## flow/design.v

```verilog
module cpu(input clk, reset, input [15:0] i_mem_rddata, output logic o_mem_rd, o_mem_wr, output logic [15:0] o_mem_addr, o_mem_wrdata);
	logic ld_pc, pc_inc, ldpc7, Ain, Gin, AddSub, ldnz, ld_ir, ld_addr, ld_data, done;
	logic Gout, pcout, out8, s8out, s11out, wr, n, z;
	logic [15:0] buswire, wA, wG, wPC, wr0, wr1, wr2, wr3, wr4, wr5, wr6, wr7, sext_imm8, sext_imm11, IR, addr, data, sum;
	logic [7:0] Xreg, Yreg, Rin, Rout;
	logic [12:0] Sel;
	logic [7:0] imm8;
	logic [10:0] imm11;
	logic [4:0] inst;
	enum int unsigned
	{
		INIT,
		T0,
		T1,
		T2,
		T3,
		T4,
		T5,
		T6
	} state, nextstate;
	always @(posedge clk)
		if (reset)
			state <= INIT;
		else
			state <= nextstate;	
	always @(state, done)
	begin
		case (state)
			INIT:
				nextstate = T0;
			T0:  
				nextstate = T1;
			T1: begin
 				if (done) nextstate = T0;
 				else nextstate = T2;
 			end
			T2: 
 			begin
 				if (done) nextstate = T0;
				else nextstate = T3;
			end
	 		T3:  
	 		begin
				if (done) nextstate = T0;
 				else nextstate = T4;
 			end
			T4:  
			begin
 				if (done) nextstate = T0;
 				else nextstate = T5;
 			end
			T5:  
			begin
 				if (done) nextstate = T0;
 				else nextstate = T6;
 			end
 			T6: nextstate = T0;
			default: nextstate = INIT;
		endcase
	end
	always @(*)
	begin
		parameter 
		mv = 5'b0, add = 5'b1, sub = 5'b10, cmp = 5'b11, ld = 5'b100, st = 5'b101, 
		mvi = 5'b10000, addi = 5'b10001, subi = 5'b10010, cmpi = 5'b10011, mvhi = 5'b10110,
		jr = 5'b1000, jzr = 5'b1001, jnr = 5'b1010, callr = 5'b1100, 
		j = 5'b11000, jz = 5'b11001, jn = 5'b11010, call = 5'b11100;
		ld_pc = 0; pc_inc = 0; ldpc7 = 0; out8 = 0; Ain = 0; Gin = 0; AddSub = 0; ldnz = 0; 
		ld_ir = 0; ld_addr = 0; ld_data = 0; done = 0;
		Gout = 0; pcout = 0; s8out = 0; s11out = 0;
		o_mem_rd = 0; o_mem_wr = 0; wr = 0;
		Rin = 0;
		Rout = 0;
		case (state)
			INIT: begin
				ld_addr = 1;
				o_mem_rd = 1;
			end
			T0:  
				begin
					ld_ir = 1;
					pc_inc = 1;  
				end
			T1:
				case (inst)
					mv:
					begin
						Rout = Yreg;
						Rin = Xreg;
						ld_addr = 1;
					end
					add, sub, cmp: begin
						Rout = Xreg;
						Ain = 1;
					end
					ld, st: begin
						Rout = Yreg;
						wr = 1;
						ld_addr = 1;
					end
					mvi: begin
						s8out = 1;
						Rin = Xreg;
						ld_addr = 1;
					end
					addi, subi, cmpi: begin
						Rout = Xreg;
						Ain = 1;
					end
					mvhi: begin
						out8 = 1;
						Rin = Xreg;
						ld_addr = 1;
					end
					jr: begin
						Rout = Xreg;
						ld_pc = 1;
					end
					jzr: begin
						if (z) begin
							Rout = Xreg;
							ld_pc = 1;
						end
						else begin
							ld_addr = 1;
						end
					end
					jnr: begin
						if (n) begin
							Rout = Xreg;
							ld_pc = 1;
						end
						else begin
							ld_addr = 1;
						end					
					end
					callr: begin
						pcout = 1;
						Rin = 8'b10000000;
						ldpc7 = 1;
					end
					j: begin
						s11out = 1;
						Ain = 1;
					end
					jz: begin
						if (z) begin
							s11out = 1;
							Ain = 1;
						end
						else begin
							ld_addr = 1;
						end
					end
					jn: begin
						if (n) begin
							s11out = 1;
							Ain = 1;
						end
						else begin
							ld_addr = 1;
						end					
					end
					call: begin
						pcout = 1;
						Rin = 8'b10000000;
						ldpc7 = 1;
					end
					default: ;
			   endcase
			T2:
				case (inst)
					mv, mvi, mvhi:
					begin
						done = 1;
						o_mem_rd = 1;
					end
					add: begin
						Rout = Yreg;
						Gin = 1;
					end
					sub, cmp: begin
						Rout = Yreg;
						Gin = 1;
						AddSub = 1;
					end
					ld: begin
						o_mem_rd = 1;
					end
					st: begin
						Rout = Xreg;
						wr = 1;
						ld_data = 1;
					end
					addi: begin
						s8out = 1;
						Gin = 1;
					end
					subi, cmpi: begin
						s8out = 1;
						Gin = 1;
						AddSub = 1;	
					end
					jr: begin
						ld_addr = 1;
					end
					jzr: begin
						if (z) begin
							ld_addr = 1;
						end
						else begin
							done = 1;
							o_mem_rd = 1;
						end
					end
					jnr: begin
						if (n) begin
							ld_addr = 1;
						end
						else begin
							done = 1;
							o_mem_rd = 1;
						end					
					end
					callr: begin
						Rout = Xreg;
						ld_pc = 1;
					end
					j: begin
						pcout = 1;
						Gin = 1;
					end
					jz: begin
						if (z) begin
							pcout = 1;
							Gin = 1;
						end
						else begin
							done = 1;
							o_mem_rd = 1;
						end
					end
					jn: begin
						if (n) begin
							pcout = 1;
							Gin = 1;
						end
						else begin
							done = 1;
							o_mem_rd = 1;
						end					
					end
					call: begin
						s11out = 1;
						Ain = 1;
					end
					default: ;
			   endcase
			T3:
				case (inst)
					add, sub: begin
						Gout = 1;
						Rin = Xreg;
						ldnz = 1;
						ld_addr = 1;
					end
					cmp: begin
						Gout = 1;
						ldnz = 1;
						ld_addr = 1;
					end
					ld: begin
						Rout = 0;
						Rin = Xreg;
						ld_addr = 1;
					end
					st: begin
						o_mem_wr = 1;
					end
					addi, subi: begin
						Gout = 1;
						Rin = Xreg;
						ldnz = 1;
						ld_addr = 1;
					end
					cmpi: begin
						Gout = 1;
						ldnz = 1;
						ld_addr = 1;
					end
					jr, jzr, jnr: begin
						done = 1;
						o_mem_rd = 1;
					end
					callr: begin
						ld_addr = 1;
					end
					j, jz, jn: begin
						Gout = 1;
						ld_pc = 1;
					end
					call: begin
						pcout = 1;
						Gin = 1;
					end
					default: ;
			   endcase
			T4:
				case (inst)
					add, sub, cmp, ld, addi, subi, cmpi, callr: begin
						done = 1;
						o_mem_rd = 1;
					end
					cmp: begin
						Gout = 1;
						ldnz = 1;
						ld_addr = 1;
					end
					st: begin
						ld_addr = 1;
					end
					j, jz, jn: begin
						ld_addr = 1;
					end
					call: begin
						Gout = 1;
						ld_pc = 1;
					end
					default: ;
			   endcase
			T5:
				case (inst)
					st, j, jz, jn: begin
						done = 1;
						o_mem_rd = 1;
					end
					call: begin
						ld_addr = 1;
					end
					default: ;
			   endcase
			T6:
				case (inst)
					call: begin
						done = 1;
						o_mem_rd = 1;
					end
					default: ;
			   endcase
			default: ;
		endcase
	end
	assign inst = IR[4:0];
	assign imm8 = IR[15:8];
	assign imm11 = IR[15:5];
	dec3to8 decX (IR[7:5], 1'b1, Xreg);
	dec3to8 decY (IR[10:8], 1'b1, Yreg);
	regn IRreg (i_mem_rddata, ld_ir, clk, IR);	
	genpurp r0 (buswire, Rin[0], out8, 1'b0, clk, reset, wr0);
	genpurp r1 (buswire, Rin[1], out8, 1'b0, clk, reset, wr1);
	genpurp r2 (buswire, Rin[2], out8, 1'b0, clk, reset, wr2);
	genpurp r3 (buswire, Rin[3], out8, 1'b0, clk, reset, wr3);
	genpurp r4 (buswire, Rin[4], out8, 1'b0, clk, reset, wr4);
	genpurp r5 (buswire, Rin[5], out8, 1'b0, clk, reset, wr5);
	genpurp r6 (buswire, Rin[6], out8, 1'b0, clk, reset, wr6);
	genpurp r7 (buswire, Rin[7], out8, ldpc7, clk, reset, wr7);  
	pc_count pc(buswire, reset, clk, ld_pc, pc_inc, wPC);
	regn rA (buswire, Ain, clk, wA);
	regn rG (sum, Gin, clk, wG);
	regn raddr (addr, ld_addr, clk, o_mem_addr);
	regn rdata (data, ld_data, clk, o_mem_wrdata);
	always @(posedge clk) begin
	 	if (reset) begin
	 		n = 0;
	 		z = 0;
	 	end
	 	if (ldnz) begin
	 		n = buswire[15];
	 		z = (buswire == 16'b0) ? 1 : 0;
	 	end
	end
	always @(AddSub or wA or buswire)
		begin
		if (!AddSub)
			sum = wA + buswire;
	    else
			sum = wA - buswire;
		end
	assign addr = (wr) ? buswire : wPC;
	assign data = (wr) ? buswire : 16'b0;
	assign Sel = {Rout, Gout, pcout, out8, s8out, s11out};
	always @(*)
	begin
		if (Sel == 13'b1000000000000)
			buswire = wr7;
   	else if (Sel == 13'b100000000000)
			buswire = wr6;
		else if (Sel == 13'b10000000000)
			buswire = wr5;
		else if (Sel == 13'b1000000000)
			buswire = wr4;
		else if (Sel == 13'b100000000)
			buswire = wr3;
		else if (Sel == 10'b10000000)
			buswire = wr2;
		else if (Sel == 10'b1000000)
			buswire = wr1;
		else if (Sel == 10'b100000)
			buswire = wr0;
		else if (Sel == 10'b10000)
			buswire = wG;
		else if (Sel == 10'b1000)
			buswire = wPC;
		else if (Sel == 10'b100)
			buswire = {imm8, 8'b0};  
		else if (Sel == 10'b10)
			buswire = {{8{imm8[7]}}, imm8};  
		else if (Sel == 10'b1)
			buswire = 2*{{4{imm11[10]}}, imm11};  
   		else buswire = i_mem_rddata;
	end
endmodule
module dec3to8(input [2:0] in, input enable, output logic [7:0] Y);
	always @(in or enable)
	begin
		if (enable)
			case (in)
				3'b000: Y = 8'b1;
	   	   		3'b001: Y = 8'b10;
				3'b010: Y = 8'b100;
				3'b011: Y = 8'b1000;
				3'b100: Y = 8'b10000;
				3'b101: Y = 8'b100000;
				3'b110: Y = 8'b1000000;
				3'b111: Y = 8'b10000000;
			endcase
		else 
			Y = 8'b0;
	end
endmodule
module genpurp(input [15:0] R, input Rin, out8, ldpc7, clk, reset, output logic [15:0] Q);
	always @(posedge clk)
	 	if (reset)
	 		Q <= 16'b0;
	 	else if (out8 & Rin)
			Q <= Q + R;
		else if (Rin) 
			Q <= R;  
		else if (ldpc7)
			Q <= R;  
endmodule
module pc_count(input [15:0] R, input reset, Clock, ld_pc, pc_inc, output logic [15:0] Q);
	always @(posedge Clock)
	 	if (reset)
			Q <= 16'b0;
		else if (ld_pc)
			Q <= R;
		else if (pc_inc)
			Q <= Q + 2'b10;  
endmodule
module regn(R, Rin, Clock, Q);
	parameter n = 16;
	input [n-1:0] R;
	input Rin, Clock;
	output [n-1:0] Q;
	reg [n-1:0] Q;
	always @(posedge Clock)
	 	if (Rin)
			Q <= R;
endmodule
```

## flow/constraint.sdc

```tcl
create_clock -name core_clock -period 4.33 [get_ports {clk}]
set_input_delay 0.8660 -clock core_clock [delete_from_list [all_inputs] [get_ports {clk}]]
set_output_delay 0.8660 -clock core_clock [all_outputs]
set_load 0.01 [all_outputs]
```

## flow/run.sh

```bash
#!/bin/bash
# the make line also repeats each setting of config.mk as NAME=value (left out here)
make -C /OpenROAD-flow-scripts/flow DESIGN_CONFIG=/design/flow/config.mk WORK_HOME=/design/flow/orfs CLKGATE_MAP_FILE= finish
```

## flow/config.mk

```make
export PLATFORM = sky130hd
export DESIGN_NAME = cpu
export DESIGN_NICKNAME = cpu
export VERILOG_FILES = /design/flow/design.v
export SDC_FILE = /design/flow/constraint.sdc
export NUM_CORES = 4
export LEC_CHECK = 0
export ABC_AREA = 1
export CAP_MARGIN = 20
export CORE_MARGIN = 2
export CORE_UTILIZATION = 64
export CTS_CLUSTER_DIAMETER = 310
export CTS_CLUSTER_SIZE = 99
export PLACE_DENSITY = 0.42
export SLEW_MARGIN = 20
```

==> results of run 1 <==
[repair_timing]
| item | 4_1_cts |
|---|---|
| gates resized | 153 |
| pin swaps | 47 |
| endpoints found under the setup margin | 145 |
| gates cloned | 0 |
| setup buffers | 67 |
[through the flow]
stage | cell area, µm² | util | setup WS [ns] | instances
2_1_floorplan | 19200 | - | -1.39 | 2616
3_3_place_gp | 23700 | 0.822 | -1.70 | 3463
3_5_place_dp | 23700 | 0.822 | -1.91 | 3463
4_1_cts | 25000 | 0.868 | -1.71 | 3538
==> deck_impl_summary.md, run 1 <==
Physical Implementation Snapshot

Clocking
  • CTS Buffer Depth: 3
  • Number of buffers inserted by hold repair at cts: 0
  • TritonCTS Buffers: 6
  • CTS Sinks: 253
  • Clk Tree Root Cell: sky130_fd_sc_hd__clkbuf_16
  • Clock H-tree levels: 1

Synthesis
  • Dominant non-sequential cell family after synthesis: simple AND/OR/NAND/NOR gates
  • Register bit count reported by yosys: 253
  • Number of warnings issued by yosys: 5
  • Synth Area in Compound Gates: 0.204
  • Area of the synthesized netlist per yosys stat: 0.0188 mm²
  • Fraction of the yosys area taken by sequential cells: 0.313
  • Summed instance area of the synthesized netlist: 0.0188 mm²
  • Fraction of the mapped netlist area in adder cells: 0.102
  • Top post-synthesis cells by area: sky130_fd_sc_hd__dfxtp_1 (18%), sky130_fd_sc_hd__edfxtp_1 (13%), sky130_fd_sc_hd__nand2_1 (13%)
  • Average cell area after synthesis: 7.18 µm²
  • Number of enable flip-flop cells: 82
  • Library cell with the largest summed area after synthesis: sky130_fd_sc_hd__dfxtp_1
  • AND/OR/NAND/NOR Cells, Area Fraction: 0.245
  • Fraction of synthesized area in multiplexers: 0
  • Leading post-synthesis cells by instance count: sky130_fd_sc_hd__nand2_1 (643), sky130_fd_sc_hd__a21oi_1 (324), sky130_fd_sc_hd__inv_1 (236), sky130_fd_sc_hd__dfxtp_1 (171), sky130_fd_sc_hd__nor2_1 (146)
  • Ys flop type: sky130_fd_sc_hd__dfxtp_1
  • Share of synthesized registers carrying an async set or reset: 0
  • Post-synthesis net count: 2782
  • Cells after synthesis: 2616
  • Post-synthesis share of cell area spent on xor and xnor gates: 0.0587
  • Top cell type by instance count after synthesis: sky130_fd_sc_hd__nand2_1
  • Top cell area share: 0.182
  • Synth cell types: 60
  • Post-synthesis cell count from yosys: 2616

Status
  • Result of the run: aborted with a tool error
  • Failed at: global routing

Placed design
  • Total of buffers placed on input and output ports: 51
  • Dpl hpwl: 53500 µm
  • Routability congestion estimate: 1.03

Floorplanning
  • Core ar.: 0.0288 mm²
  • Die y size: 175 µm
  • Row cnt: 62
  • Io pins: 52
  • Total die size: 0.0307 mm²
  • Width of the chip: 175 µm
  • Floorplan utilization: 0.653
==> run 2, diff against run 1 <==
- CORE_UTILIZATION: 64 -> 72
- CTS_CLUSTER_DIAMETER: 310 -> 209
- CTS_CLUSTER_SIZE: 99 -> unset
- PLACE_DENSITY: 0.42 -> unset
- PLACE_DENSITY_LB_ADDON: unset -> 0.01
- SETUP_SLACK_MARGIN: unset -> -0.18
- clock period: 4.33 -> 6.61 ns (I/O delays scaled with it)
==> deck_impl_summary.md, run 2 <==
Physical Implementation Snapshot

Status
  • Result of the run: finished with violations
  • Layout check failures: setup timing

Detailed routing
  • Post-DR vias/cell: 6.70
  • DRT Pass-1 Iters: 7
  • DRC marker count from the first detailed-route iteration: 3049
  • Final antenna-violating net count: 0
  • DR vias: 20506
  • Detailed-route wire length per cell: 21.8 µm
  • Inserted Diodes: 0
  • # DRC: 0
  • Wirelength, routed: 66800 µm

Clocking
  • CTS Buffer Depth: 3
  • CTS Sinks: 253
  • Clock H-tree levels: 1
  • Post-CTS clock slew at the launch and capture registers of the worst setup and hold paths: 0.07 ns
  • TritonCTS Buffers: 28
  • CTS tree: built
  • Clk Tree Root Cell: sky130_fd_sc_hd__clkbuf_16
  • Clock latency at the later pin of the worst-skew pair: 0.57 ns

Power
  • Comb pwr share: 0.182
  • Power of the combinational group: 771 µW
  • Largest power group: the clock network
  • Clock share of power: 0.428
  • Leak pwr: 0.0101 µW
  • Total net switching power: 1240 µW
  • Total power: 4250 µW
  • Power of the sequential group: 1660 µW
  • Worst VDD drop: 0.000221 V
  • Internal: 3010 µW
  • Pwr dens: 197 mW/mm²
  • Clk pwr: 1820 µW
  • Switching share of power: 0.291
  • Share of power burned in registers: 0.391

Worst setup path
  • Category of the critical setup timing path: flop to flop
  • Launch instance of the worst register-to-register path: IRreg.Q[2]$_DFFE_PP_
  • R2R cell count: 48
  • Worst setup startpoint: IRreg.Q[2]$_DFFE_PP_
  • Buffers plus inverters on the worst setup path: 7
  • R2r endpoint: rG.Q[15]$_DFFE_PP_
  • Required time of the critical path: 6.94 ns
  • Reg2Reg Setup Slack: -0.12 ns
  • Family of cells with the greatest summed delay on the critical path: simple AND/OR/NAND/NOR gates
  • WP data arrival: 7.05 ns
  • Most frequent cell on the critical path: sky130_fd_sc_hd__nand2_1
  • Destination of the critical timing path: rG.Q[15]$_DFFE_PP_
  • Setup crit end kind: flop
  • Type of origin of the critical path: flop
  • Stages on worst setup path: 48
  • Critical path fanouts, max: 11
  • Highest-delay cell along the critical path: sky130_fd_sc_hd__edfxtp_1
  • Slowest stage delay, CP: 0.54 ns

Global routing
  • Antenna violations before repair: 0
  • Remaining global-route overflow: 0
  • Number of global-route vias before repair: 18901
  • Total track usage: 0.453
  • First-pass GRT wire length: 97400 µm
  • Pin count of the biggest net entering global routing: 78

Floorplanning
  • Row cnt: 59
  • Die y size: 166 µm
  • Width of the chip: 166 µm
  • Floorplan utilization: 0.727
  • Core ar.: 0.0258 mm²
  • Io pins: 52
  • Total die size: 0.0274 mm²

Synthesis
  • Top post-synthesis cells by area: sky130_fd_sc_hd__dfxtp_1 (18%), sky130_fd_sc_hd__edfxtp_1 (13%), sky130_fd_sc_hd__nand2_1 (13%)
  • Number of warnings issued by yosys: 5
  • Summed instance area of the synthesized netlist: 0.0188 mm²
  • Number of enable flip-flop cells: 82
  • Fraction of synthesized area in multiplexers: 0
  • Area of the synthesized netlist per yosys stat: 0.0188 mm²
  • Share of synthesized registers carrying an async set or reset: 0
  • Synth cell types: 60
  • Register bit count reported by yosys: 253
  • Fraction of the yosys area taken by sequential cells: 0.313
  • Post-synthesis share of cell area spent on xor and xnor gates: 0.0587
  • Top cell type by instance count after synthesis: sky130_fd_sc_hd__nand2_1
  • AND/OR/NAND/NOR Cells, Area Fraction: 0.245
  • Cells after synthesis: 2616
  • Library cell with the largest summed area after synthesis: sky130_fd_sc_hd__dfxtp_1
  • Leading post-synthesis cells by instance count: sky130_fd_sc_hd__nand2_1 (643), sky130_fd_sc_hd__a21oi_1 (324), sky130_fd_sc_hd__inv_1 (236), sky130_fd_sc_hd__dfxtp_1 (171), sky130_fd_sc_hd__nor2_1 (146)
  • Post-synthesis cell count from yosys: 2616
  • Fraction of the mapped netlist area in adder cells: 0.102
  • Synth Area in Compound Gates: 0.204
  • Top cell area share: 0.182
  • Post-synthesis net count: 2782
  • Average cell area after synthesis: 7.18 µm²
  • Dominant non-sequential cell family after synthesis: simple AND/OR/NAND/NOR gates
  • Ys flop type: sky130_fd_sc_hd__dfxtp_1

Job
  • Warning total across the stage logs: 28
  • Total of max-cap violations: 0

Timing
  • Fin crit share: 1.02
  • Worst hold-check slack: 0.486 ns
  • Final number of max-transition violations: 0
  • Setup repair after global routing missed its margin: yes
  • Setup skew after layout: 0.0196 ns
  • Fin crit period: 6.73 ns
  • Number of endpoints failing setup at the final stage: 2
  • Highest clock frequency the design can meet: 149 MHz
  • Relative slew slack: 0.293
  • Slew of the pin with the lowest slew margin: 1.05 ns
  • Minimum setup slack in the final design: -0.116 ns
  • Number of endpoints with negative hold slack in the final report: 0

Layout
  • Area growth from synthesis to final layout: 15.1%
  • Post-layout utilization of the core: 0.837
  • Final nets: 2869

Hold path
  • Cell depth of the worst min-delay path: 2
  • Capture endpoint of the worst hold path: r2.Q[13]$_SDFFE_PP0P_
  • Hold path start: r2.Q[13]$_SDFFE_PP0P_
  • Path type of the worst min-delay path: flop to flop

Placed design
  • Dpl hpwl: 45400 µm
  • Routability congestion estimate: 1.04
  • Total of buffers placed on input and output ports: 51
==> run 2: what timing repair did <==
action / CTS / global route
gates resized: 5 / 100
setup endpoints to repair: 1 / 20
hold endpoints to repair: 0 / 0
pin swaps: 1 / 35
buffers inserted: 6 / 38
hold buffers: 0 / 0
==> run 2: area by class of cell <==
class,count,area (µm²)
fill,1619,4220
inverter,256,968
multi-input combinational,2001,11900
clock inverter,16,264
tap,335,419
timing repair buffer,163,1410
sequential,253,5890
clock buffer,36,792
==> run 2: per-layer routing <==
layer | vias to the layer above | global-route usage | part of all wire
li1 | 9051 | - | -
met1 | 9245 | 0.538 | 0.34
met2 | 1713 | 0.746 | 0.45
met3 | 497 | 0.0969 | 0.13
met4 | 0 | 0.287 | 0.075
met5 | - | 0 | 0
==> run 2: through the flow <==
step	setup TNS (ns)	area [µm²]	setup WS [ns]	instances
6_report	-0.121	21600	-0.116	3060
5_1_grt	-4.38	21600	-0.486	3060
4_1_cts	-0.146	20900	-0.146	3025
3_5_place_dp	-0.0812	19800	-0.0812	2967
3_3_place_gp	0	19800	0.151	2967
2_1_floorplan	0	18800	0.588	2616
==> run 3, diff against run 2 <==
- CORE_UTILIZATION: 72 -> 68
- CTS_CLUSTER_DIAMETER: 209 -> unset
- PLACE_DENSITY_LB_ADDON: 0.01 -> unset
- SETUP_SLACK_MARGIN: -0.18 -> unset
- clock period: 6.61 -> 8.57 ns (I/O delays scaled with it)
==> deck_impl_summary.md, run 3 <==
Physical Implementation Snapshot

Power
  • Total net switching power: 911 µW
  • Largest power group: registers
  • Worst VDD drop: 0.000164 V
  • Internal: 2110 µW
  • Clock share of power: 0.404
  • Power of the combinational group: 519 µW
  • Pwr dens: 148 mW/mm²
  • Power of the sequential group: 1280 µW
  • Share of power burned in registers: 0.424
  • Leak pwr: 0.00955 µW
  • Total power: 3020 µW
  • Switching share of power: 0.301
  • Comb pwr share: 0.172
  • Clk pwr: 1220 µW

Layout
  • Count of filler cells inserted in the layout: 2068
  • Area growth from synthesis to final layout: 8.51%
  • Non-Filler Instances: 2984
  • Final nets: 2786
  • Post-layout utilization of the core: 0.754

Synthesis
  • Synth Area in Compound Gates: 0.204
  • Post-synthesis net count: 2782
  • Fraction of the yosys area taken by sequential cells: 0.313
  • Synth cell types: 60
  • Post-synthesis share of cell area spent on xor and xnor gates: 0.0587
  • Number of enable flip-flop cells: 82
  • Top post-synthesis cells by area: sky130_fd_sc_hd__dfxtp_1 (18%), sky130_fd_sc_hd__edfxtp_1 (13%), sky130_fd_sc_hd__nand2_1 (13%)
  • Post-synthesis cell count from yosys: 2616
  • Average cell area after synthesis: 7.18 µm²
  • Top cell type by instance count after synthesis: sky130_fd_sc_hd__nand2_1
  • Fraction of the mapped netlist area in adder cells: 0.102
  • Number of warnings issued by yosys: 5
  • Leading post-synthesis cells by instance count: sky130_fd_sc_hd__nand2_1 (643), sky130_fd_sc_hd__a21oi_1 (324), sky130_fd_sc_hd__inv_1 (236), sky130_fd_sc_hd__dfxtp_1 (171), sky130_fd_sc_hd__nor2_1 (146)
  • Top cell area share: 0.182
  • Fraction of synthesized area in multiplexers: 0
  • Area of the synthesized netlist per yosys stat: 0.0188 mm²
  • Share of synthesized registers carrying an async set or reset: 0
  • Register bit count reported by yosys: 253
  • Dominant non-sequential cell family after synthesis: simple AND/OR/NAND/NOR gates
  • Ys flop type: sky130_fd_sc_hd__dfxtp_1
  • AND/OR/NAND/NOR Cells, Area Fraction: 0.245
  • Library cell with the largest summed area after synthesis: sky130_fd_sc_hd__dfxtp_1
  • Summed instance area of the synthesized netlist: 0.0188 mm²
  • Cells after synthesis: 2616

Clocking
  • CTS Sinks: 253
  • TritonCTS Buffers: 29
  • CTS Buffer Depth: 3
  • CTS tree: built
  • Post-CTS Resized: 0
  • Clk Tree Root Cell: sky130_fd_sc_hd__clkbuf_16
  • Clock latency at the later pin of the worst-skew pair: 0.56 ns
  • Number of buffers inserted by hold repair at cts: 0
  • Post-CTS clock slew at the launch and capture registers of the worst setup and hold paths: 0.06 ns
  • Setup fix buffers added after clock tree synthesis: 0
  • Clock H-tree levels: 1

Global routing
  • Pin count of the biggest net entering global routing: 70
  • Number of global-route vias before repair: 18148
  • Total track usage: 0.417
  • First-pass GRT wire length: 95400 µm
  • Remaining global-route overflow: 0
  • Antenna violations before repair: 0

Worst setup path
  • Type of origin of the critical path: flop
  • Family of cells with the greatest summed delay on the critical path: simple AND/OR/NAND/NOR gates
  • Slowest stage delay, CP: 0.79 ns
  • Category of the critical setup timing path: flop to flop
  • Highest-delay cell along the critical path: sky130_fd_sc_hd__inv_1
  • WP data arrival: 8.28 ns
  • Launch instance of the worst register-to-register path: IRreg.Q[4]$_DFFE_PP_
  • Critical path fanouts, max: 20
  • Most frequent cell on the critical path: sky130_fd_sc_hd__nand2_1
  • R2R cell count: 41
  • Reg2Reg Setup Slack: 0.60 ns
  • Stages on worst setup path: 41
  • Setup crit end kind: flop
  • R2r endpoint: rG.Q[15]$_DFFE_PP_
  • Worst setup startpoint: IRreg.Q[4]$_DFFE_PP_
  • Destination of the critical timing path: rG.Q[15]$_DFFE_PP_
  • Required time of the critical path: 8.88 ns
  • Buffers plus inverters on the worst setup path: 4

Detailed routing
  • Post-DR vias/cell: 6.40
  • Final antenna-violating net count: 0
  • DR vias: 19112
  • DRC marker count from the first detailed-route iteration: 2305
  • DRT Pass-1 Iters: 6
  • # DRC: 0
  • Detailed-route wire length per cell: 20.3 µm
  • Wirelength, routed: 60400 µm

Timing
  • Number of endpoints failing setup at the final stage: 0
  • Fin crit period: 7.97 ns
  • Post-route setup TNS: 0 ns
  • Relative slew slack: 0.287
  • Setup repair after global routing missed its margin: no
  • Fin crit share: 0.930
  • Setup skew after layout: 0.0194 ns
  • Highest clock frequency the design can meet: 125 MHz
  • Final number of max-transition violations: 0
  • Slew of the pin with the lowest slew margin: 1.06 ns
  • Number of endpoints with negative hold slack in the final report: 0

Placed design
  • Dpl hpwl: 44100 µm
  • # placed instances: 2930
  • Routability congestion estimate: 1.03
  • Total of buffers placed on input and output ports: 51

Floorplanning
  • Width of the chip: 170 µm
  • Io pins: 52
  • Core ar.: 0.0270 mm²
  • Row cnt: 60
  • Total die size: 0.0290 mm²
  • Die y size: 170 µm
  • Floorplan utilization: 0.695

Hold path
  • Capture endpoint of the worst hold path: r0.Q[3]$_SDFFE_PP0P_
  • Cell depth of the worst min-delay path: 2
  • Hold path start: r0.Q[3]$_SDFFE_PP0P_
  • Path type of the worst min-delay path: flop to flop

Status
  • Result of the run: no timing/DRC/antenna violations

Job
  • Warning total across the stage logs: 29
  • Total of max-cap violations: 0
## run 3: through the flow
| step | worst slack [ns] | hold WS, ns | area (µm²) |
|---|---|---|---|
| 2_1_floorplan | 2.55 | 0.446 | 18800 |
| 3_3_place_gp | 1.33 | 0.469 | 19500 |
| 3_5_place_dp | 0.983 | 0.474 | 19500 |
| 4_1_cts | 0.925 | 0.483 | 20400 |
| 5_1_grt | 0.0180 | 0.495 | 20400 |
| 6_report | 0.597 | 0.484 | 20400 |
## run 3: area by class of cell
| class | instances | area (µm²) | share of cell area |
|---|---|---|---|
| Antenna cell | 1 | 2.50 | 0.000123 |
| Clock buffer | 39 | 803 | 0.0394 |
| Clock inverter | 14 | 115 | 0.00565 |
| Inverter | 256 | 961 | 0.0471 |
| Multi-Input combinational cell | 2001 | 11500 | 0.563 |
| Sequential cell | 253 | 5890 | 0.289 |
| Tap cell | 341 | 427 | 0.0209 |
| Timing Repair Buffer | 79 | 718 | 0.0352 |
## run 3: layer usage
| metal | wire length (µm) | up-vias | GRT usage |
|---|---|---|---|
| met5 | 0 | - | 0 |
| met4 | 3530 | 0 | 0.211 |
| met3 | 6370 | 275 | 0.0798 |
| met2 | 27200 | 1173 | 0.687 |
| met1 | 23300 | 8792 | 0.522 |
| li1 | - | 8872 | - |
==> run 4, diff against run 3 <==
- CAP_MARGIN: 20 -> 0
- CELL_PAD_IN_SITES_DETAIL_PLACEMENT: unset -> 0
- CORE_UTILIZATION: 68 -> 71
- CTS_CLUSTER_DIAMETER: unset -> 236
- CTS_CLUSTER_SIZE: unset -> 19
- HOLD_SLACK_MARGIN: unset -> -0.08
- PLACE_DENSITY_LB_ADDON: unset -> 0.06
- SETUP_SLACK_MARGIN: unset -> 0.8
- TNS_END_PERCENT: unset -> 90
- clock period: 8.57 -> 6.16 ns (I/O delays scaled with it)
==> deck_impl_summary.md, run 4 <==
Physical Implementation Snapshot

Status
  • Result of the run: aborted with a tool error
  • Failed at: global routing
  • Err: [ERROR GRT-0232] Routing congestion too high. Check the congestion heatmap in the GUI.

Synthesis
  • Top cell area share: 0.182
  • Post-synthesis net count: 2782
  • Fraction of the mapped netlist area in adder cells: 0.102
  • AND/OR/NAND/NOR Cells, Area Fraction: 0.245
  • Summed instance area of the synthesized netlist: 0.0188 mm²
  • Leading post-synthesis cells by instance count: sky130_fd_sc_hd__nand2_1 (643), sky130_fd_sc_hd__a21oi_1 (324), sky130_fd_sc_hd__inv_1 (236), sky130_fd_sc_hd__dfxtp_1 (171), sky130_fd_sc_hd__nor2_1 (146)
  • Number of warnings issued by yosys: 5
  • Fraction of the yosys area taken by sequential cells: 0.313
  • Cells after synthesis: 2616
  • Top cell type by instance count after synthesis: sky130_fd_sc_hd__nand2_1
  • Ys flop type: sky130_fd_sc_hd__dfxtp_1
  • Post-synthesis share of cell area spent on xor and xnor gates: 0.0587
  • Fraction of synthesized area in multiplexers: 0
  • Synth cell types: 60
  • Number of enable flip-flop cells: 82
  • Average cell area after synthesis: 7.18 µm²
  • Post-synthesis cell count from yosys: 2616
  • Top post-synthesis cells by area: sky130_fd_sc_hd__dfxtp_1 (18%), sky130_fd_sc_hd__edfxtp_1 (13%), sky130_fd_sc_hd__nand2_1 (13%)
  • Area of the synthesized netlist per yosys stat: 0.0188 mm²
  • Library cell with the largest summed area after synthesis: sky130_fd_sc_hd__dfxtp_1
  • Register bit count reported by yosys: 253
  • Dominant non-sequential cell family after synthesis: simple AND/OR/NAND/NOR gates
  • Share of synthesized registers carrying an async set or reset: 0
  • Synth Area in Compound Gates: 0.204

Clocking
  • CTS Sinks: 253
  • Clk Tree Root Cell: sky130_fd_sc_hd__clkbuf_16
  • CTS Buffer Depth: 3
  • TritonCTS Buffers: 17
  • Number of buffers inserted by hold repair at cts: 0
  • Clock H-tree levels: 1

Floorplanning
  • Floorplan utilization: 0.723
  • Total die size: 0.0278 mm²
  • Core ar.: 0.0260 mm²
  • Width of the chip: 167 µm
  • Row cnt: 59
  • Die y size: 167 µm
  • Io pins: 52

Placed design
  • # placed instances: 3022
  • Total of buffers placed on input and output ports: 51
  • Dpl hpwl: 45700 µm
  • Standard cell area after detailed placement: 0.0203 mm²
  • Routability congestion estimate: 1.07

Global routing
  • Total track usage: 0.775
  • Remaining global-route overflow: 61
==> run 4: metal layers <==
metal,GRT usage,GRT overflow
met1,0.780,1
met4,0.746,24
met5,0.377,1
met3,0.630,11
met2,0.935,24
==> run 4: stage by stage <==
step	hold WS [ns]	total power (µW)	setup WS (ns)
after global placement	0.467	2530	-0.106
after CTS	0.486	3780	0.0788
after detailed placement	0.473	2560	-0.316
after floorplan	0.446	2300	0.407
==> run 4: timing repair <==
action / 4_1_cts
pin swaps: 103
setup endpoints to repair: 68
cloned: 3
buffers inserted: 135
resized: 234
==> run 5, diff against run 4 <==
- ABC_AREA: 1 -> unset
- CAP_MARGIN: 0 -> 20
- CELL_PAD_IN_SITES_DETAIL_PLACEMENT: 0 -> unset
- CELL_PAD_IN_SITES_GLOBAL_PLACEMENT: unset -> 2
- CORE_UTILIZATION: 71 -> 27
- CTS_CLUSTER_DIAMETER: 236 -> unset
- CTS_CLUSTER_SIZE: 19 -> unset
- GPL_ROUTABILITY_DRIVEN: unset -> 0
- GPL_TIMING_DRIVEN: unset -> 0
- PLACE_DENSITY_LB_ADDON: 0.06 -> 0.16
- SETUP_SLACK_MARGIN: 0.8 -> 1.01
- TNS_END_PERCENT: 90 -> unset
- clock period: 6.16 -> 4.65 ns (I/O delays scaled with it)
==> deck_impl_summary.md, run 5 <==
Physical Implementation Snapshot

Status
  • Result of the run: finished with violations
  • Layout check failures: setup timing

Synthesis
  • Dominant non-sequential cell family after synthesis: AND-OR/OR-AND gates
  • Fraction of synthesized area in multiplexers: 0.0115
  • Synth Area in Compound Gates: 0.278
  • Fraction of the yosys area taken by sequential cells: 0.315
  • AND/OR/NAND/NOR Cells, Area Fraction: 0.181
  • Top post-synthesis cells by area: sky130_fd_sc_hd__dfxtp_1 (18%), sky130_fd_sc_hd__edfxtp_1 (13%), sky130_fd_sc_hd__ha_1 (9.3%)
  • Post-synthesis net count: 2353
  • Top cell area share: 0.183
  • Ys flop type: sky130_fd_sc_hd__dfxtp_1
  • Top cell type by instance count after synthesis: sky130_fd_sc_hd__nor2_1
  • Post-synthesis share of cell area spent on xor and xnor gates: 0.0656
  • Number of warnings issued by yosys: 5
  • Library cell with the largest summed area after synthesis: sky130_fd_sc_hd__dfxtp_1
  • Leading post-synthesis cells by instance count: sky130_fd_sc_hd__nor2_1 (260), sky130_fd_sc_hd__dfxtp_1 (171), sky130_fd_sc_hd__a21oi_1 (164), sky130_fd_sc_hd__ha_1 (139), sky130_fd_sc_hd__a211oi_1 (131)
  • Synth cell types: 109
  • Summed instance area of the synthesized netlist: 0.0187 mm²
  • Post-synthesis cell count from yosys: 2187
  • Area of the synthesized netlist per yosys stat: 0.0187 mm²
  • Fraction of the mapped netlist area in adder cells: 0.103
  • Number of enable flip-flop cells: 82
  • Register bit count reported by yosys: 253
  • Cells after synthesis: 2187
  • Average cell area after synthesis: 8.55 µm²
  • Share of synthesized registers carrying an async set or reset: 0

Clocking
  • TritonCTS Buffers: 36
  • Post-CTS clock slew at the launch and capture registers of the worst setup and hold paths: 0.06 ns
  • CTS tree: built
  • CTS Buffer Depth: 3
  • Clk Tree Root Cell: sky130_fd_sc_hd__clkbuf_16
  • Clock latency at the later pin of the worst-skew pair: 0.59 ns
  • Number of buffers inserted by hold repair at cts: 0
  • Clock H-tree levels: 2
  • CTS Sinks: 253

Timing
  • Setup skew after layout: 0.0261 ns
  • Highest clock frequency the design can meet: 157 MHz
  • Minimum setup slack in the final design: -1.71 ns
  • Worst hold-check slack: 0.487 ns
  • Relative slew slack: 0.138
  • Number of endpoints with negative hold slack in the final report: 0
  • Post-route setup TNS: -126.93 ns
  • Number of endpoints failing setup at the final stage: 132
  • Fin crit period: 6.36 ns
  • Setup repair after global routing missed its margin: yes
  • Final number of max-transition violations: 0
  • Slew of the pin with the lowest slew margin: 1.29 ns
  • Fin crit share: 1.37

Detailed routing
  • # DRC: 0
  • Post-DR vias/cell: 5.70
  • Wirelength, routed: 96400 µm
  • DRT Pass-1 Iters: 6
  • DR vias: 19974
  • Detailed-route wire length per cell: 27.5 µm
  • DRC marker count from the first detailed-route iteration: 1845
  • Final antenna-violating net count: 0

Layout
  • Non-Filler Instances: 3505
  • Count of filler cells inserted in the layout: 6782
  • Post-layout utilization of the core: 0.399
  • Area growth from synthesis to final layout: 46.4%
  • Final nets: 2713

Power
  • Power of the combinational group: 1370 µW
  • Share of power burned in registers: 0.348
  • Worst VDD drop: 0.000200 V
  • Comb pwr share: 0.201
  • Pwr dens: 248 mW/mm²
  • Largest power group: the clock network
  • Clock share of power: 0.450
  • Leak pwr: 0.0108 µW
  • Switching share of power: 0.305
  • Clk pwr: 3060 µW
  • Power of the sequential group: 2370 µW
  • Internal: 4730 µW
  • Total power: 6800 µW
  • Total net switching power: 2070 µW

Placed design
  • Dpl hpwl: 70100 µm
  • Total of buffers placed on input and output ports: 51
  • # placed instances: 3175

Global routing
  • Total track usage: 0.263
  • First-pass GRT wire length: 137000 µm
  • Number of global-route vias before repair: 19366
  • Remaining global-route overflow: 0
  • Pin count of the biggest net entering global routing: 19
  • Antenna violations before repair: 0

Job
  • Warning total across the stage logs: 30
  • Total of max-cap violations: 0

Worst setup path
  • Most frequent cell on the critical path: sky130_fd_sc_hd__a21oi_2
  • Destination of the critical timing path: rG.Q[14]$_DFFE_PP_
  • R2R cell count: 31
  • Setup crit end kind: flop
  • Family of cells with the greatest summed delay on the critical path: AND-OR/OR-AND gates
  • Reg2Reg Setup Slack: -1.71 ns
  • Slowest stage delay, CP: 0.46 ns
  • Critical path fanouts, max: 5
  • Worst setup startpoint: IRreg.Q[3]$_DFFE_PP_
  • Launch instance of the worst register-to-register path: IRreg.Q[3]$_DFFE_PP_
  • Stages on worst setup path: 31
  • Category of the critical setup timing path: flop to flop
  • WP data arrival: 6.70 ns
  • Required time of the critical path: 4.98 ns
  • Type of origin of the critical path: flop
  • Highest-delay cell along the critical path: sky130_fd_sc_hd__edfxtp_1
  • R2r endpoint: rG.Q[14]$_DFFE_PP_
  • Buffers plus inverters on the worst setup path: 5

Hold path
  • Path type of the worst min-delay path: flop to flop
  • Cell depth of the worst min-delay path: 2
  • Capture endpoint of the worst hold path: r3.Q[12]$_SDFFE_PP0P_
  • Hold path start: r3.Q[12]$_SDFFE_PP0P_

Floorplanning
  • Io pins: 52
  • Row cnt: 96
  • Floorplan utilization: 0.273
  • Core ar.: 0.0686 mm²
  • Width of the chip: 267 µm
  • Die y size: 267 µm
  • Total die size: 0.0714 mm²
run 5: timing repair:
action                                 in CTS  in global routing
resized                                   469                193
pin swaps                                 256                243
gates cloned                                2                  0
buffers inserted                          200                 62
setup endpoints to repair                 220                227
endpoints found under the hold margin       0                  0
run 5: through the flow:
step	worst slack [ns]	area (µm²)
after floorplan	-1.16	19000
after global placement	-4.06	20700
after detailed placement	-4.16	20800
after CTS	-1.59	25900
after global routing	-1.90	27400
final	-1.71	27400
run 5: area by class of cell:
type                            instances  area, µm²  share of cell area
Antenna cell                            1       2.50           0.0000914
Buffer                                118        782              0.0286
Clock buffer                           51       1080              0.0394
Clock inverter                         13        174             0.00635
Inverter                               87        357              0.0130
Multi-Input combinational cell       1729      15000               0.546
Sequential cell                       253       5890               0.215
Tap cell                              931       1160              0.0425
Timing Repair Buffer                  322       2980               0.109
run 5: metal layers:
| layer | global-route usage | up-vias | routed length, µm |
|---|---|---|---|
| met4 | 0.0961 | 0 | 3990 |
| met3 | 0.0363 | 196 | 5760 |
| met5 | 0 | - | 0 |
| met2 | 0.440 | 757 | 45200 |
| li1 | - | 8971 | - |
| met1 | 0.343 | 10050 | 41400 |
==> run 6, diff against run 5 <==
- ABC_AREA: unset -> 1
- CELL_PAD_IN_SITES_GLOBAL_PLACEMENT: 2 -> unset
- CORE_UTILIZATION: 27 -> 65
- CTS_CLUSTER_DIAMETER: unset -> 40
- GPL_ROUTABILITY_DRIVEN: 0 -> unset
- GPL_TIMING_DRIVEN: 0 -> unset
- HOLD_SLACK_MARGIN: -0.08 -> 0.29
- PLACE_DENSITY_LB_ADDON: 0.16 -> unset
- SETUP_SLACK_MARGIN: 1.01 -> 0.92
- clock period: 4.65 -> 5.13 ns (I/O delays scaled with it)
==> deck_impl_summary.md, run 6 <==
Physical Implementation Snapshot

Synthesis
  • Fraction of the yosys area taken by sequential cells: 0.313
  • Area of the synthesized netlist per yosys stat: 0.0188 mm²
  • Summed instance area of the synthesized netlist: 0.0188 mm²
  • Average cell area after synthesis: 7.18 µm²
  • Post-synthesis share of cell area spent on xor and xnor gates: 0.0587
  • AND/OR/NAND/NOR Cells, Area Fraction: 0.245
  • Synth cell types: 60
  • Library cell with the largest summed area after synthesis: sky130_fd_sc_hd__dfxtp_1
  • Fraction of synthesized area in multiplexers: 0
  • Cells after synthesis: 2616
  • Top cell area share: 0.182
  • Post-synthesis net count: 2782
  • Register bit count reported by yosys: 253
  • Fraction of the mapped netlist area in adder cells: 0.102
  • Share of synthesized registers carrying an async set or reset: 0
  • Number of warnings issued by yosys: 5
  • Number of enable flip-flop cells: 82
  • Post-synthesis cell count from yosys: 2616
  • Top post-synthesis cells by area: sky130_fd_sc_hd__dfxtp_1 (18%), sky130_fd_sc_hd__edfxtp_1 (13%), sky130_fd_sc_hd__nand2_1 (13%)
  • Leading post-synthesis cells by instance count: sky130_fd_sc_hd__nand2_1 (643), sky130_fd_sc_hd__a21oi_1 (324), sky130_fd_sc_hd__inv_1 (236), sky130_fd_sc_hd__dfxtp_1 (171), sky130_fd_sc_hd__nor2_1 (146)
  • Synth Area in Compound Gates: 0.204
  • Top cell type by instance count after synthesis: sky130_fd_sc_hd__nand2_1
  • Dominant non-sequential cell family after synthesis: simple AND/OR/NAND/NOR gates
  • Ys flop type: sky130_fd_sc_hd__dfxtp_1

Placed design
  • Routability congestion estimate: 0.983
  • Total of buffers placed on input and output ports: 51
  • Dpl hpwl: 50600 µm
  • Standard cell area after detailed placement: 0.0229 mm²
  • Pre-CTS setup slack: -1.11 ns

Status
  • Err: [ERROR GRT-0116] Global routing finished with congestion. Check the congestion regions in the DRC Viewer.
  • Failed at: global routing
  • Result of the run: aborted with a tool error

Floorplanning
  • Width of the chip: 174 µm
  • Core ar.: 0.0285 mm²
  • Floorplan utilization: 0.658
  • Total die size: 0.0303 mm²
  • Io pins: 52
  • Row cnt: 62
  • Die y size: 174 µm

Clocking
  • Clock H-tree levels: 2
  • Clk Tree Root Cell: sky130_fd_sc_hd__clkbuf_16
  • CTS Sinks: 253
  • TritonCTS Buffers: 43
  • CTS Buffer Depth: 3

Global routing
  • Total track usage: 0.809
  • Remaining global-route overflow: 42
## run 6: through the flow
stage | instances | hold slack [ns]
2_1_floorplan | 2616 | 0.446
3_3_place_gp | 3368 | 0.468
3_5_place_dp | 3368 | 0.475
4_1_cts | 3614 | 0.488
## run 6: what timing repair did
action,4_1_cts
gates cloned,0
hold buffers,0
pin swaps,237
endpoints found under the setup margin,156
buffers inserted,167
resized,393
## run 6: routing by layer
layer,overflow,GRT usage
met1,0,0.807
met2,16,0.957
met3,5,0.658
met4,21,0.843
met5,0,0.359
==> run 7, diff against run 6 <==
- ABC_AREA: 1 -> unset
- CORE_UTILIZATION: 65 -> 29
- CTS_CLUSTER_DIAMETER: 40 -> unset
- HOLD_SLACK_MARGIN: 0.29 -> unset
- SETUP_SLACK_MARGIN: 0.92 -> unset
- clock period: 5.13 -> 7.35 ns (I/O delays scaled with it)
==> deck_impl_summary.md, run 7 <==
Physical Implementation Snapshot

Status
  • Result of the run: no timing/DRC/antenna violations

Detailed routing
  • DR vias: 18168
  • Wirelength, routed: 71600 µm
  • Detailed-route wire length per cell: 22.8 µm
  • DRC marker count from the first detailed-route iteration: 1511
  • DRT Pass-1 Iters: 5
  • # DRC: 0
  • Final antenna-violating net count: 0
  • Post-DR vias/cell: 5.78
  • Inserted Diodes: 0

Timing
  • Minimum setup slack in the final design: 0.313 ns
  • Fin crit period: 7.04 ns
  • Setup skew after layout: 0.0214 ns
  • Setup repair after global routing missed its margin: yes
  • Relative slew slack: 0.259
  • Highest clock frequency the design can meet: 142 MHz
  • Post-route setup TNS: 0 ns
  • Number of endpoints with negative hold slack in the final report: 0
  • Slew of the pin with the lowest slew margin: 1.11 ns
  • Number of endpoints failing setup at the final stage: 0
  • Fin crit share: 0.957
  • Final number of max-transition violations: 0

Synthesis
  • Average cell area after synthesis: 8.55 µm²
  • Ys flop type: sky130_fd_sc_hd__dfxtp_1
  • Fraction of synthesized area in multiplexers: 0.0115
  • Post-synthesis cell count from yosys: 2187
  • AND/OR/NAND/NOR Cells, Area Fraction: 0.181
  • Number of warnings issued by yosys: 5
  • Post-synthesis share of cell area spent on xor and xnor gates: 0.0656
  • Cells after synthesis: 2187
  • Register bit count reported by yosys: 253
  • Synth cell types: 109
  • Summed instance area of the synthesized netlist: 0.0187 mm²
  • Top cell type by instance count after synthesis: sky130_fd_sc_hd__nor2_1
  • Post-synthesis net count: 2353
  • Top cell area share: 0.183
  • Library cell with the largest summed area after synthesis: sky130_fd_sc_hd__dfxtp_1
  • Top post-synthesis cells by area: sky130_fd_sc_hd__dfxtp_1 (18%), sky130_fd_sc_hd__edfxtp_1 (13%), sky130_fd_sc_hd__ha_1 (9.3%)
  • Dominant non-sequential cell family after synthesis: AND-OR/OR-AND gates
  • Fraction of the yosys area taken by sequential cells: 0.315
  • Area of the synthesized netlist per yosys stat: 0.0187 mm²
  • Number of enable flip-flop cells: 82
  • Leading post-synthesis cells by instance count: sky130_fd_sc_hd__nor2_1 (260), sky130_fd_sc_hd__dfxtp_1 (171), sky130_fd_sc_hd__a21oi_1 (164), sky130_fd_sc_hd__ha_1 (139), sky130_fd_sc_hd__a211oi_1 (131)
  • Share of synthesized registers carrying an async set or reset: 0
  • Synth Area in Compound Gates: 0.278
  • Fraction of the mapped netlist area in adder cells: 0.103

Power
  • Worst VDD drop: 0.000161 V
  • Share of power burned in registers: 0.407
  • Largest power group: the clock network
  • Comb pwr share: 0.156
  • Power of the combinational group: 575 µW
  • Total net switching power: 1050 µW
  • Total power: 3680 µW
  • Switching share of power: 0.286
  • Pwr dens: 169 mW/mm²
  • Leak pwr: 0.00859 µW
  • Internal: 2630 µW
  • Power of the sequential group: 1500 µW
  • Clock share of power: 0.437
  • Clk pwr: 1610 µW

Hold path
  • Hold path start: r2.Q[0]$_SDFFE_PP0P_
  • Capture endpoint of the worst hold path: r2.Q[0]$_SDFFE_PP0P_
  • Path type of the worst min-delay path: flop to flop
  • Cell depth of the worst min-delay path: 2

Worst setup path
  • Type of origin of the critical path: flop
  • Highest-delay cell along the critical path: sky130_fd_sc_hd__edfxtp_1
  • CP cell instances: buf_4 -> nor2_4 -> nor3_1 -> a22o_1 -> a21oi_1 -> nand3_2 -> or3_1 -> a2111oi_2 -> a211oi_1 -> a211oi_4 -> inv_1 -> ha_1 -> a21oi_1 -> o21bai_1 -> a21oi_1 -> o21bai_1 -> a211oi_1 -> o21bai_1 -> a21o_1 -> a31oi_1 -> o21ai_0 -> a2111oi_0 -> nor4_1
  • Stages on worst setup path: 23
  • Buffers plus inverters on the worst setup path: 2
  • Launch instance of the worst register-to-register path: IRreg.Q[1]$_DFFE_PP_
  • Category of the critical setup timing path: flop to flop
  • Required time of the critical path: 7.79 ns
  • Critical path fanouts, max: 11
  • Family of cells with the greatest summed delay on the critical path: AND-OR/OR-AND gates
  • R2r endpoint: r2.Q[15]$_SDFFE_PP0P_
  • Reg2Reg Setup Slack: 0.31 ns
  • Slowest stage delay, CP: 0.53 ns
  • WP data arrival: 7.48 ns
  • Worst setup startpoint: IRreg.Q[1]$_DFFE_PP_
  • Setup crit end kind: flop
  • R2R cell count: 23
  • Destination of the critical timing path: r2.Q[15]$_SDFFE_PP0P_

Layout
  • Count of filler cells inserted in the layout: 6608
  • Final nets: 2429
  • FF/Latch Area: 0.00589 mm²
  • Combinational gate area: 0.0121 mm²
  • Area growth from synthesis to final layout: 16.3%

Placed design
  • Pre-CTS setup slack: 0.152 ns
  • Dpl hpwl: 53400 µm
  • Total of buffers placed on input and output ports: 51
  • Routability congestion estimate: 0.957

Clocking
  • Clock H-tree levels: 1
  • CTS Sinks: 253
  • Clock latency at the later pin of the worst-skew pair: 0.60 ns
  • Clk Tree Root Cell: sky130_fd_sc_hd__clkbuf_16
  • TritonCTS Buffers: 30
  • CTS tree: built
  • CTS Buffer Depth: 3
  • Post-CTS clock slew at the launch and capture registers of the worst setup and hold paths: 0.07 ns

Global routing
  • Pin count of the biggest net entering global routing: 60
  • Number of global-route vias before repair: 17761
  • Antenna violations before repair: 0
  • Total track usage: 0.210
  • First-pass GRT wire length: 109000 µm
  • Remaining global-route overflow: 0

Floorplanning
  • Row cnt: 93
  • Io pins: 52
  • Width of the chip: 258 µm
  • Die y size: 258 µm
  • Floorplan utilization: 0.292
  • Total die size: 0.0665 mm²
  • Core ar.: 0.0641 mm²

Job
  • Total of max-cap violations: 0
  • Warning total across the stage logs: 28
==> run 7: repair_timing <==
item	in CTS	in global routing
buffers inserted	0	17
hold buffers	0	0
gates resized	0	17
setup endpoints to repair	0	24
==> run 7: final cells by class <==
class | count | share of cell area
multi-input cells | 1730 | 0.554
flip-flops and latches | 253 | 0.271
repair buffers | 161 | 0.0625
well taps | 855 | 0.0492
clock buffers | 41 | 0.0406
inverters | 87 | 0.0150
clock inverters | 14 | 0.00765
==> run 7: routing by layer <==
layer / global-route usage / vias to the layer above / routed length (µm)
met5: 0 / - / 0
met4: 0.0830 / 0 / 2980
met3: 0.0442 / 187 / 5950
met2: 0.331 / 824 / 31400
met1: 0.279 / 8771 / 31300
li1: - / 8386 / -
==> run 7: stage by stage <==
step | hold slack, ns | instance area [µm²] | instances | utilization
final | 0.484 | 21800 | 3141 | 0.339
after global routing | 0.507 | 21800 | 3141 | 0.339
after CTS | 0.483 | 21500 | 3123 | 0.336
after detailed placement | 0.475 | 20500 | 3068 | 0.319
after global placement | 0.467 | 20500 | 3068 | 0.319
after floorplan | 0.449 | 18700 | 2187 | -
==> run 8, diff against run 7 <==
- CORE_UTILIZATION: 29 -> 64
- CTS_CLUSTER_DIAMETER: unset -> 30
- SETUP_SLACK_MARGIN: unset -> -0.51
- clock period: 7.35 -> 5.96 ns (I/O delays scaled with it)
==> deck_impl_summary.md, run 8 <==
Physical Implementation Snapshot

Status
  • Result of the run: finished with violations
  • Layout check failures: setup timing

Layout
  • Area growth from synthesis to final layout: 35.9%
  • Final nets: 2777
  • Summed area of non-filler cells in the final layout: 0.0254 mm²

Synthesis
  • Post-synthesis net count: 2353
  • Library cell with the largest summed area after synthesis: sky130_fd_sc_hd__dfxtp_1
  • Number of warnings issued by yosys: 5
  • Post-synthesis share of cell area spent on xor and xnor gates: 0.0656
  • Area of the synthesized netlist per yosys stat: 0.0187 mm²
  • Top cell type by instance count after synthesis: sky130_fd_sc_hd__nor2_1
  • Dominant non-sequential cell family after synthesis: AND-OR/OR-AND gates
  • Summed instance area of the synthesized netlist: 0.0187 mm²
  • Share of synthesized registers carrying an async set or reset: 0
  • Top post-synthesis cells by area: sky130_fd_sc_hd__dfxtp_1 (18%), sky130_fd_sc_hd__edfxtp_1 (13%), sky130_fd_sc_hd__ha_1 (9.3%)
  • Synth cell types: 109
  • Average cell area after synthesis: 8.55 µm²
  • Fraction of synthesized area in multiplexers: 0.0115
  • Register bit count reported by yosys: 253
  • Top cell area share: 0.183
  • Number of enable flip-flop cells: 82
  • AND/OR/NAND/NOR Cells, Area Fraction: 0.181
  • Cells after synthesis: 2187
  • Leading post-synthesis cells by instance count: sky130_fd_sc_hd__nor2_1 (260), sky130_fd_sc_hd__dfxtp_1 (171), sky130_fd_sc_hd__a21oi_1 (164), sky130_fd_sc_hd__ha_1 (139), sky130_fd_sc_hd__a211oi_1 (131)
  • Post-synthesis cell count from yosys: 2187
  • Fraction of the mapped netlist area in adder cells: 0.103
  • Ys flop type: sky130_fd_sc_hd__dfxtp_1
  • Synth Area in Compound Gates: 0.278
  • Fraction of the yosys area taken by sequential cells: 0.315

Timing
  • Worst hold-check slack: 0.498 ns
  • Relative slew slack: 0.283
  • Setup repair after global routing missed its margin: yes
  • Highest clock frequency the design can meet: 150 MHz
  • Minimum setup slack in the final design: -0.718 ns
  • Slew of the pin with the lowest slew margin: 1.07 ns
  • Setup skew after layout: 0.0270 ns
  • Fin crit period: 6.68 ns
  • Final number of max-transition violations: 0
  • Number of endpoints with negative hold slack in the final report: 0
  • Number of endpoints failing setup at the final stage: 49
  • Fin crit share: 1.12

Detailed routing
  • DR vias: 23124
  • DRC marker count from the first detailed-route iteration: 4190
  • Post-DR vias/cell: 7.59
  • Final antenna-violating net count: 0
  • # DRC: 0
  • Wirelength, routed: 87700 µm
  • Detailed-route wire length per cell: 28.8 µm
  • DRT Pass-1 Iters: 14

Clocking
  • CTS Sinks: 253
  • CTS tree: built
  • Clk Tree Root Cell: sky130_fd_sc_hd__clkbuf_16
  • Post-CTS clock slew at the launch and capture registers of the worst setup and hold paths: 0.05 ns
  • Clock latency at the later pin of the worst-skew pair: 0.59 ns
  • CTS Buffer Depth: 3
  • TritonCTS Buffers: 67
  • Clock H-tree levels: 3
  • Number of buffers inserted by hold repair at cts: 0

Worst setup path
  • Required time of the critical path: 6.41 ns
  • Stages on worst setup path: 31
  • Slowest stage delay, CP: 0.47 ns
  • Category of the critical setup timing path: flop to flop
  • Most frequent cell on the critical path: sky130_fd_sc_hd__buf_4
  • Critical path fanouts, max: 7
  • Buffers plus inverters on the worst setup path: 7
  • Worst setup startpoint: IRreg.Q[1]$_DFFE_PP_
  • Setup crit end kind: flop
  • Destination of the critical timing path: r5.Q[15]$_SDFFE_PP0P_
  • R2R cell count: 31
  • Reg2Reg Setup Slack: -0.72 ns
  • Type of origin of the critical path: flop
  • WP data arrival: 7.13 ns
  • Launch instance of the worst register-to-register path: IRreg.Q[1]$_DFFE_PP_
  • R2r endpoint: r5.Q[15]$_SDFFE_PP0P_
  • Family of cells with the greatest summed delay on the critical path: AND-OR/OR-AND gates
  • Highest-delay cell along the critical path: sky130_fd_sc_hd__a311oi_4

Hold path
  • Capture endpoint of the worst hold path: r3.Q[14]$_SDFFE_PP0P_
  • Cell depth of the worst min-delay path: 2
  • Hold path start: r3.Q[14]$_SDFFE_PP0P_
  • Path type of the worst min-delay path: flop to flop

Power
  • Leak pwr: 0.0109 µW
  • Total net switching power: 1870 µW
  • Largest power group: the clock network
  • Clock share of power: 0.569
  • Worst VDD drop: 0.000276 V
  • Pwr dens: 256 mW/mm²
  • Power of the combinational group: 962 µW
  • Power of the sequential group: 1850 µW
  • Internal: 4650 µW
  • Share of power burned in registers: 0.284
  • Clk pwr: 3710 µW
  • Comb pwr share: 0.148
  • Switching share of power: 0.286

Placed design
  • Pre-CTS setup slack: -0.720 ns
  • Dpl hpwl: 53900 µm
  • Routability congestion estimate: 1.04
  • Total of buffers placed on input and output ports: 51
  • Standard cell area after detailed placement: 0.0221 mm²

Floorplanning
  • Row cnt: 62
  • Floorplan utilization: 0.652
  • Io pins: 52
  • Die y size: 175 µm
  • Core ar.: 0.0287 mm²
  • Width of the chip: 175 µm
  • Total die size: 0.0306 mm²

Global routing
  • First-pass GRT wire length: 122000 µm
  • Number of global-route vias before repair: 21810
  • Antenna violations before repair: 6
  • Remaining global-route overflow: 0
  • Pin count of the biggest net entering global routing: 78
  • Total track usage: 0.512

Job
  • Total of max-cap violations: 0
  • Warning total across the stage logs: 30
## run 8: layout make-up
type | instances | area [µm²]
tap | 384 | 480
timing repair buffer | 473 | 3770
antenna | 2 | 5.00
multi-input combinational | 1729 | 12700
clock buffer | 82 | 1860
clock inverter | 38 | 407
sequential | 253 | 5890
fill | 1290 | 3280
inverter | 87 | 330
## run 8: repair_timing
action / 4_1_cts / 5_1_grt
endpoints found under the hold margin: 0 / 0
setup endpoints to repair: 29 / 46
pin swaps: 2 / 54
resized: 25 / 137
buffers inserted: 5 / 39
## run 8: stage by stage
stage | instances | setup TNS (ns) | power [µW] | util
floorplan | 2187 | -1.13 | 2330 | -
detailed placement | 2885 | -20.70 | 2680 | 0.770
global route | 3046 | -25.19 | 6590 | 0.885
finish | 3048 | -17.07 | 6520 | 0.886
global placement | 2885 | -11.59 | 2650 | 0.770
CTS | 3010 | -13.92 | 6320 | 0.853
## run 8: per-layer routing
metal	routed length (µm)	vias up	share of wire	global-route usage
met5	31	-	0.00035	0
met4	9950	4	0.11	0.380
met3	13300	1039	0.15	0.144
met2	36600	2596	0.42	0.805
met1	27800	10372	0.32	0.596
li1	-	9113	-	-
==> run 9, diff against run 8 <==
- ABC_AREA: unset -> 1
- CORE_UTILIZATION: 64 -> 66
- CTS_CLUSTER_DIAMETER: 30 -> unset
- CTS_CLUSTER_SIZE: unset -> 100
- PLACE_DENSITY_LB_ADDON: unset -> 0.01
- SETUP_SLACK_MARGIN: -0.51 -> unset
- clock period: 5.96 -> 6.95 ns (I/O delays scaled with it)
==> deck_impl_summary.md, run 9 <==
Physical Implementation Snapshot

Status
  • Result of the run: no timing/DRC/antenna violations

Hold path
  • Hold path start: r3.Q[11]$_SDFFE_PP0P_
  • Cell depth of the worst min-delay path: 2
  • Path type of the worst min-delay path: flop to flop
  • Capture endpoint of the worst hold path: r3.Q[11]$_SDFFE_PP0P_

Global routing
  • Global-route met1 utilization: 0.505
  • First-pass GRT wire length: 97600 µm
  • Pin count of the biggest net entering global routing: 78
  • Total track usage: 0.406
  • Fraction of met2 tracks used by global routing: 0.670
  • Remaining global-route overflow: 0
  • M3 GR Usage: 0.0629
  • Number of global-route vias before repair: 18539
  • Antenna violations before repair: 0
  • Most heavily used metal layer in global routing: met2

Worst setup path
  • Critical path fanouts, max: 14
  • Reg2Reg Setup Slack: 0.25 ns
  • Worst setup startpoint: IRreg.Q[1]$_DFFE_PP_
  • Stages on worst setup path: 42
  • Most frequent cell on the critical path: sky130_fd_sc_hd__nand2_1
  • Category of the critical setup timing path: flop to flop
  • Setup crit end kind: flop
  • WP data arrival: 7.01 ns
  • Destination of the critical timing path: rG.Q[15]$_DFFE_PP_
  • Launch instance of the worst register-to-register path: IRreg.Q[1]$_DFFE_PP_
  • Family of cells with the greatest summed delay on the critical path: simple AND/OR/NAND/NOR gates
  • Slowest stage delay, CP: 0.41 ns
  • Highest-delay cell along the critical path: sky130_fd_sc_hd__edfxtp_1
  • Required time of the critical path: 7.26 ns
  • Type of origin of the critical path: flop
  • R2r endpoint: rG.Q[15]$_DFFE_PP_
  • R2R cell count: 42
  • Buffers plus inverters on the worst setup path: 4

Clocking
  • Post-CTS clock slew at the launch and capture registers of the worst setup and hold paths: 0.06 ns
  • Clock H-tree levels: 1
  • Number of buffers inserted by hold repair at cts: 0
  • CTS Buffer Depth: 3
  • Clock latency at the later pin of the worst-skew pair: 0.58 ns
  • TritonCTS Buffers: 29
  • CTS tree: built
  • CTS Sinks: 253
  • Clk Tree Root Cell: sky130_fd_sc_hd__clkbuf_16

Detailed routing
  • Final antenna-violating net count: 0
  • Detailed-route wire length per cell: 20.6 µm
  • # DRC: 0
  • DRT Pass-1 Iters: 6
  • Inserted Diodes: 0
  • DR vias: 19589
  • Wirelength, routed: 63200 µm
  • Post-DR vias/cell: 6.37
  • DRC marker count from the first detailed-route iteration: 2535

Power
  • Clk pwr: 1840 µW
  • Power of the sequential group: 1580 µW
  • Share of power burned in registers: 0.386
  • Comb pwr share: 0.166
  • Power of the combinational group: 679 µW
  • Worst VDD drop: 0.000193 V
  • Total net switching power: 1150 µW
  • Pwr dens: 193 mW/mm²
  • Leak pwr: 0.00995 µW
  • Internal: 2940 µW
  • Largest power group: the clock network
  • Switching share of power: 0.282
  • Clock share of power: 0.449

Floorplanning
  • Row cnt: 61
  • Io pins: 52
  • Width of the chip: 173 µm
  • Total die size: 0.0298 mm²
  • Die y size: 173 µm
  • Floorplan utilization: 0.672
  • Core ar.: 0.0279 mm²

Timing
  • Fin crit period: 6.70 ns
  • Fin crit share: 0.964
  • Number of endpoints failing setup at the final stage: 0
  • Highest clock frequency the design can meet: 149 MHz
  • Final number of max-transition violations: 0
  • Worst hold-check slack: 0.487 ns
  • Relative slew slack: 0.240
  • Setup skew after layout: 0.0272 ns
  • Slew of the pin with the lowest slew margin: 1.13 ns
  • Number of endpoints with negative hold slack in the final report: 0
  • Minimum setup slack in the final design: 0.250 ns
  • Post-route setup TNS: 0 ns

Synthesis
  • Fraction of the yosys area taken by sequential cells: 0.313
  • Average cell area after synthesis: 7.18 µm²
  • Dominant non-sequential cell family after synthesis: simple AND/OR/NAND/NOR gates
  • Synth Area in Compound Gates: 0.204
  • Number of warnings issued by yosys: 5
  • Register bit count reported by yosys: 253
  • Number of enable flip-flop cells: 82
  • Summed instance area of the synthesized netlist: 0.0188 mm²
  • Area of the synthesized netlist per yosys stat: 0.0188 mm²
  • Share of synthesized registers carrying an async set or reset: 0
  • AND/OR/NAND/NOR Cells, Area Fraction: 0.245
  • Post-synthesis net count: 2782
  • Library cell with the largest summed area after synthesis: sky130_fd_sc_hd__dfxtp_1
  • Fraction of synthesized area in multiplexers: 0
  • Post-synthesis cell count from yosys: 2616
  • Synth cell types: 60
  • Top cell area share: 0.182
  • Top cell type by instance count after synthesis: sky130_fd_sc_hd__nand2_1
  • Ys flop type: sky130_fd_sc_hd__dfxtp_1
  • Top post-synthesis cells by area: sky130_fd_sc_hd__dfxtp_1 (18%), sky130_fd_sc_hd__edfxtp_1 (13%), sky130_fd_sc_hd__nand2_1 (13%)
  • Leading post-synthesis cells by instance count: sky130_fd_sc_hd__nand2_1 (643), sky130_fd_sc_hd__a21oi_1 (324), sky130_fd_sc_hd__inv_1 (236), sky130_fd_sc_hd__dfxtp_1 (171), sky130_fd_sc_hd__nor2_1 (146)
  • Fraction of the mapped netlist area in adder cells: 0.102
  • Cells after synthesis: 2616
  • Post-synthesis share of cell area spent on xor and xnor gates: 0.0587

Job
  • Warning total across the stage logs: 27
  • Total of max-cap violations: 0

Layout
  • Area growth from synthesis to final layout: 13.1%
  • Post-layout utilization of the core: 0.760
  • Count of filler cells inserted in the layout: 2209
  • Summed area of non-filler cells in the final layout: 0.0212 mm²
  • Final nets: 2838

Placed design
  • Total of buffers placed on input and output ports: 51
  • Dpl hpwl: 45800 µm
  • Routability congestion estimate: 1.02
  • Standard cell area after detailed placement: 0.0197 mm²
  • Pre-CTS setup slack: 0.0756 ns
-- run 9: per-stage QoR --
step | cells | power [µW]
final | 3073 | 4090
after global routing | 3073 | 4200
after CTS | 3047 | 4040
after detailed placement | 2993 | 2240
after global placement | 2993 | 2210
after floorplan | 2616 | 2030
-- run 9: what timing repair did --
| action | 4_1_cts | 5_1_grt |
|---|---|---|
| gates resized | 0 | 57 |
| endpoints found under the setup margin | 0 | 23 |
| setup buffers | 0 | 25 |
-- run 9: cell type report --
cell class,instances,area [µm²],area share
tap,378,473,0.0223
sequential,253,5890,0.277
timing repair buffer,130,1120,0.0527
multi-input combinational,2002,11700,0.549
clock buffer,36,812,0.0382
clock inverter,18,327,0.0154
inverter,256,967,0.0455
-- run 9: metal layers --
metal,part of all wire,up-vias
li1,-,8998
met1,0.38,8952
met2,0.45,1304
met3,0.10,335
met4,0.070,0
met5,0,-
Power figures rest on the tool's default switching activity, not on a simulated workload.
